Setup of v56:
Design mainModule, start of the top module:
module mainModule(
		input clk, input reset,
		output [31:0] imem_addr, input [31:0] imem_data,
		output wb_alu_we, output [2:0] wb_alu_rd, output [31:0] wb_alu_data,
		output wb_mem_we, output [2:0] wb_mem_rd, output [7:0] wb_mem_data,
		output [3:0] flags
	);
Size in the first run: ~4,900 cells after synthesis, about 0.034 mm2 of cells after synthesis.
export LEC_CHECK = 0
export ABC_AREA = 1
export CAP_MARGIN = 20
export CORE_MARGIN = 2
export CORE_UTILIZATION = 70
export CTS_CLUSTER_SIZE = 16
export HOLD_SLACK_MARGIN = 0.29
export PLACE_DENSITY_LB_ADDON = 0.29
export SETUP_SLACK_MARGIN = 1.31
export SLEW_MARGIN = 20
create_clock -name core_clock -period 4.64 [get_ports {clk}]
run.sh (not shown) runs the stock make flow with config.mk's settings and CLKGATE_MAP_FILE=.
| v56 | all stages done | FAIL | negative setup slack |
Input-level comparison between v47 and v56:
- removing SETUP_SLACK_MARGIN (formerly 1.31)
- setting PLACE_DENSITY to 0.6 for the first time
- removing HOLD_SLACK_MARGIN (formerly 0.29)
- removing ABC_AREA (formerly 1)
- removing PLACE_DENSITY_LB_ADDON (formerly 0.29)
- changing CORE_UTILIZATION from 70 to 37
- removing CTS_CLUSTER_SIZE (formerly 16)
- changing the clock period (ns, I/O delays scaled along) from 4.64 to 11.1
==> comparison <==
v47 was carried through to the last stage, and its layout satisfied the timing, DRC and antenna checks. Per the comparison of v47 with v56, maximum single-stage delay on the critical path now larger, number of setup buffers added after CTS has decreased, footprint of the multi-input gates higher, post-cts sizing count now smaller, share of the clock period used by the worst path moved down. Summary — maximum frequency, v47 relative to v56: lower, by 0.090 GHz. For final wirelength, dividing the value from v47 by the value from v56 gives 0.945. In v47, worst hold slack after final layout is higher than in v56.
Setup changes, v47 to v17
- a deleted PLACE_DENSITY that had been 0.6
- an added SETUP_SLACK_MARGIN of -0.27
- a change of CORE_UTILIZATION from 37 to 70
- a change of the clock period (ns, I/O delays scaled along) from 11.1 to 4.64
[summary]
- Summary of v47 and v17: one run falls short of a clean finish, namely v17.
- In the flow results for v47 and v17, the starting density of the core is smaller on v47.
- Going from v47 to v17, post-synthesis to final-layout area growth now sits higher, critical path depth in cells now sits higher.
- A cell at the slowest stage of the critical path of sky130_fd_sc_hd__or4_2 is what v47 shows, while sky130_fd_sc_hd__or4_1 belongs to v17.
- Comparing v47 and v17, arrival time of the worst setup path is lower on v17.
- Combined area of the multi-input logic cells, v47 and v17, lower one = v47.
- Changes observed in v17 relative to v47: routed wire length rose 0.36%, post-CTS setup buffer count rose 44, count of plain and timing-repair buffers in the layout higher, placed cell area rose by 5.9%.

========
mainModule again, from the RTL that the note above started with.
Settings: LEC_CHECK=0, CAP_MARGIN=20, CORE_MARGIN=2, CORE_UTILIZATION=72, CTS_CLUSTER_DIAMETER=373, CTS_CLUSTER_SIZE=14, PLACE_DENSITY_LB_ADDON=0.08, SETUP_SLACK_MARGIN=1.61, SLEW_MARGIN=20, TNS_END_PERCENT=5; clock period 5.61 ns.
The first run completed, yet does not pass: negative setup slack.
==> next run, changes <==
--- a/flow/config.mk
+++ b/flow/config.mk
@@ -10,5 +10,2 @@
-export CORE_UTILIZATION = 72
-export CTS_CLUSTER_DIAMETER = 373
-export CTS_CLUSTER_SIZE = 14
-export PLACE_DENSITY_LB_ADDON = 0.08
-export SETUP_SLACK_MARGIN = 1.61
+export CORE_UTILIZATION = 40
+export PLACE_DENSITY = 0.6
@@ -16 +12,0 @@
-export TNS_END_PERCENT = 5
==> flow/constraint.sdc (replaced) <==
create_clock -name core_clock -period 10.0 [get_ports {clk}]
set_input_delay 2.0000 -clock core_clock [delete_from_list [all_inputs] [get_ports {clk}]]
set_output_delay 2.0000 -clock core_clock [all_outputs]
set_load 0.01 [all_outputs]
With this change the flow ran to the end with no violations.
Power came out lower by well over a third.
Sequential power went down by well over a third.
Global-route usage is lower by 21 points.
==> next run, changes <==
--- a/flow/config.mk
+++ b/flow/config.mk
@@ -10,2 +10,2 @@
-export CORE_UTILIZATION = 40
-export PLACE_DENSITY = 0.6
+export CORE_UTILIZATION = 30
+export CTS_CLUSTER_DIAMETER = 310
Result:
- The new run completed without violations
- count of clock-buffer cells in the layout is lower by 2
- design area is higher by 1.6%
- power is lower by 0.35%
- area after synthesis stays the same

========
Starting RTL as in the previous note.
Settings: LEC_CHECK=0, CAP_MARGIN=20, CELL_PAD_IN_SITES_GLOBAL_PLACEMENT=0, CORE_MARGIN=2, CORE_UTILIZATION=72, CTS_CLUSTER_DIAMETER=177, HOLD_SLACK_MARGIN=-0.08, MAX_ROUTING_LAYER=met4, MIN_ROUTING_LAYER=met1, PLACE_DENSITY=0.64, SETUP_SLACK_MARGIN=-0.36, SLEW_MARGIN=20; clock period 4.58 ns.
The starting point reached the layout checks and failed them: setup timing.
Rerun with:
Settings changed: CELL_PAD_IN_SITES_GLOBAL_PLACEMENT 0 to not set, CORE_UTILIZATION 72 to 55, CTS_CLUSTER_DIAMETER 177 to not set, HOLD_SLACK_MARGIN -0.08 to not set, MAX_ROUTING_LAYER met4 to not set, MIN_ROUTING_LAYER met1 to not set, PLACE_DENSITY 0.64 to not set, SETUP_SLACK_MARGIN -0.36 to not set.
Result: The new run completed, yet does not pass: setup timing; global-route usage drops by 15 points; setup slack gets worse by 28 ps; combinational power drops by about 1%; via count drops by 7.5%; area after synthesis stays the same; power climbs by 0.70%; clock-buffer cell count climbs by 18; sequential power stays flat; hold slack gets worse by 4.2 ps; register-to-register slack gets worse by 30 ps; core utilization drops by 18 points.
Rerun with:
Settings changed: CORE_UTILIZATION 55 to 59.
- The new run completed, yet does not pass: setup timing
- final area stays flat
- critical path depth does not change
- non-clock buffer count increases by 2
- clock-buffer cell count fell by 13
- cell count shrinks slightly
- synthesized area stays the same
- fmax rose slightly
- setup slack is better by 65 ps
Power is estimated from default activity; no workload was simulated.
